==> nickel: inputs <==
==> flow/design.v (excerpt) <==
module main(
    input clk,
    input rst,
    input btnl,
	 input btnd,
	 input btnr,
	 input btnp,
	 input [3:0] speed,
    output [7:0] led,
	 output [6:0] seg,
	 output [3:0] an
    );
clock: 4.16 ns
lec_check: 0
cap_margin: 20
cell_pad_in_sites_detail_placement: 0
core_aspect_ratio: 0.51
core_margin: 6
core_utilization: 40
cts_cluster_diameter: 50
cts_cluster_size: 38
gpl_routability_driven: 0
gpl_timing_driven: 0
max_routing_layer: met5
min_routing_layer: met2
place_density: 0.6
slew_margin: 0
tns_end_percent: 5
run.sh (not shown) runs the stock make flow with config.mk's settings and CLKGATE_MAP_FILE=.
==> garnet: changes against nickel <==
Settings changed: CELL_PAD_IN_SITES_DETAIL_PLACEMENT 0 to not set, CELL_PAD_IN_SITES_GLOBAL_PLACEMENT set to 2, CORE_ASPECT_RATIO 0.51 to not set, CORE_MARGIN 6 to 2, CORE_UTILIZATION 40 to 45, CTS_CLUSTER_DIAMETER 50 to 143, CTS_CLUSTER_SIZE 38 to not set, GPL_TIMING_DRIVEN 0 to not set, MAX_ROUTING_LAYER met5 to not set, PLACE_DENSITY 0.6 to not set, PLACE_DENSITY_LB_ADDON set to 0.04, SLEW_MARGIN 0 to 30, TNS_END_PERCENT 5 to not set.
==> flow/constraint.sdc (replaced) <==
create_clock -name core_clock -period 4.45 [get_ports {clk}]
set_input_delay 0.8900 -clock core_clock [delete_from_list [all_inputs] [get_ports {clk}]]
set_output_delay 0.8900 -clock core_clock [all_outputs]
set_load 0.01 [all_outputs]
==> raven: changes against nickel <==
Settings changed: ABC_AREA set to 1, CELL_PAD_IN_SITES_GLOBAL_PLACEMENT set to 3, CORE_ASPECT_RATIO 0.51 to not set, CORE_UTILIZATION 40 to 42, CTS_CLUSTER_DIAMETER 50 to not set, CTS_CLUSTER_SIZE 38 to not set, GPL_ROUTABILITY_DRIVEN 0 to not set, GPL_TIMING_DRIVEN 0 to 1, MAX_ROUTING_LAYER met5 to not set, MIN_ROUTING_LAYER met2 to met1, PLACE_DENSITY 0.6 to not set, PLACE_DENSITY_LB_ADDON set to 0.08, SETUP_SLACK_MARGIN set to 0.25, TNS_END_PERCENT 5 to 50.
==> flow/constraint.sdc (replaced) <==
create_clock -name core_clock -period 6.71 [get_ports {clk}]
set_input_delay 1.3420 -clock core_clock [delete_from_list [all_inputs] [get_ports {clk}]]
set_output_delay 1.3420 -clock core_clock [all_outputs]
set_load 0.01 [all_outputs]
==> maple: changes against nickel <==
Settings changed: ABC_AREA set to 1, CELL_PAD_IN_SITES_DETAIL_PLACEMENT 0 to not set, CELL_PAD_IN_SITES_GLOBAL_PLACEMENT set to 1, CORE_ASPECT_RATIO 0.51 to 0.55, CORE_MARGIN 6 to 7, CTS_CLUSTER_DIAMETER 50 to 77, CTS_CLUSTER_SIZE 38 to not set, HOLD_SLACK_MARGIN set to 0.24, MAX_ROUTING_LAYER met5 to not set, MIN_ROUTING_LAYER met2 to not set, PLACE_DENSITY 0.6 to not set, PLACE_DENSITY_LB_ADDON set to 0.02, SETUP_SLACK_MARGIN set to -0.24, SLEW_MARGIN 0 to 40, TNS_END_PERCENT 5 to 100.
==> flow/constraint.sdc (replaced) <==
create_clock -name core_clock -period 10.0 [get_ports {clk}]
set_input_delay 2.0000 -clock core_clock [delete_from_list [all_inputs] [get_ports {clk}]]
set_output_delay 2.0000 -clock core_clock [all_outputs]
set_load 0.01 [all_outputs]
==> out/results.env <==
WORST_SLACK_AT_PLACEMENT_NS=1.448
PLACEABLE_CORE_REGION_SQ_UM=18640
CLOCK_SINK_COUNT=201
SYNTH.MUX.AREA_FRACTION_PCT=0.4846
GRT_FIRST_PASS_WIRELENGTH_UM=27850
CELLINTERNALPOWER_uW=2956
ENDPOINTS_FAILING_HOLD=0
WORST_HOLD_SLACK_NS=0.4347
FINALSETUPVIOLATIONS=0
YS_SH_SIMPLE_PCT=24.57
OUTCOME='timing/DRC/antenna clean'
COMB.MULTI_INPUT.COUNT=678
WIRELENGTH_MET1_UM=0
POSTCTSHOLDBUFS=0
-- figures above: garnet

==> out/results.env <==
OUTCOME='aborted with a tool error'
SYNTH.MUX.AREA_FRACTION_PCT=0
ERROR_LINE='[ERROR FLW-0024] Place density exceeds 1.0 (current PLACE_DENSITY_LB_ADDON =  0.08). Please check if the value of  PLACE_DENSITY_LB_ADDON is between 0 and 0.99.'
SYNTH.CELLMIX.COMPOUNDSHARE_PCT=9.460
SYNTHESIS.INSTANCES=1172
PLACEABLE_CORE_REGION_SQ_UM=20360
YS_SH_SIMPLE_PCT=28.95
DIE_H_UM=156.8
XOR_SHARE_PCT=2.287
STOP_STAGE='global placement without I/O (3_1_place_gp_skip_io)'
DIE_X_UM=156.8
FLIP_FLOPS_WITH_A_BUILT_IN_ENABLE=0
-- figures above: raven

==> out/results.env <==
COMB.MULTI_INPUT.COUNT=785
WIRELENGTH_MET1_UM=10550
FINALSETUPVIOLATIONS=0
CLOCK_SINK_COUNT=201
SYNTH.MUX.AREA_FRACTION_PCT=0
YS_SH_SIMPLE_PCT=28.95
WORST_HOLD_SLACK_NS=0.4015
OUTCOME='timing/DRC/antenna clean'
-- figures above: maple

==> out/results.env <==
POSTSYNTH.ASYNCRESETSHARE_PCT=0
ENDPOINTS_FAILING_HOLD=0
WORST_HOLD_SLACK_NS=0.4309
COMB.MULTI_INPUT.COUNT=678
FINALSETUPVIOLATIONS=0
POSTCTSHOLDBUFS=0
GRT_FIRST_PASS_WIRELENGTH_UM=27320
OUTCOME='timing/DRC/antenna clean'
CRITICAL_PATH.STARTPOINT='cappuc.signal_state$_SDFFE_PP0P_'
SYNTH.MUX.AREA_FRACTION_PCT=0.4846
DATA_ARRIVAL_TIME_OF_THE_CRITICAL_PATH_NS=3.03
YOSYS.AREA.TOP_TYPE='dfxtp_1'
CRIT_END='comparador.cambio[2]$_SDFF_PP0_'
CELLINTERNALPOWER_uW=2814
-- figures above: nickel

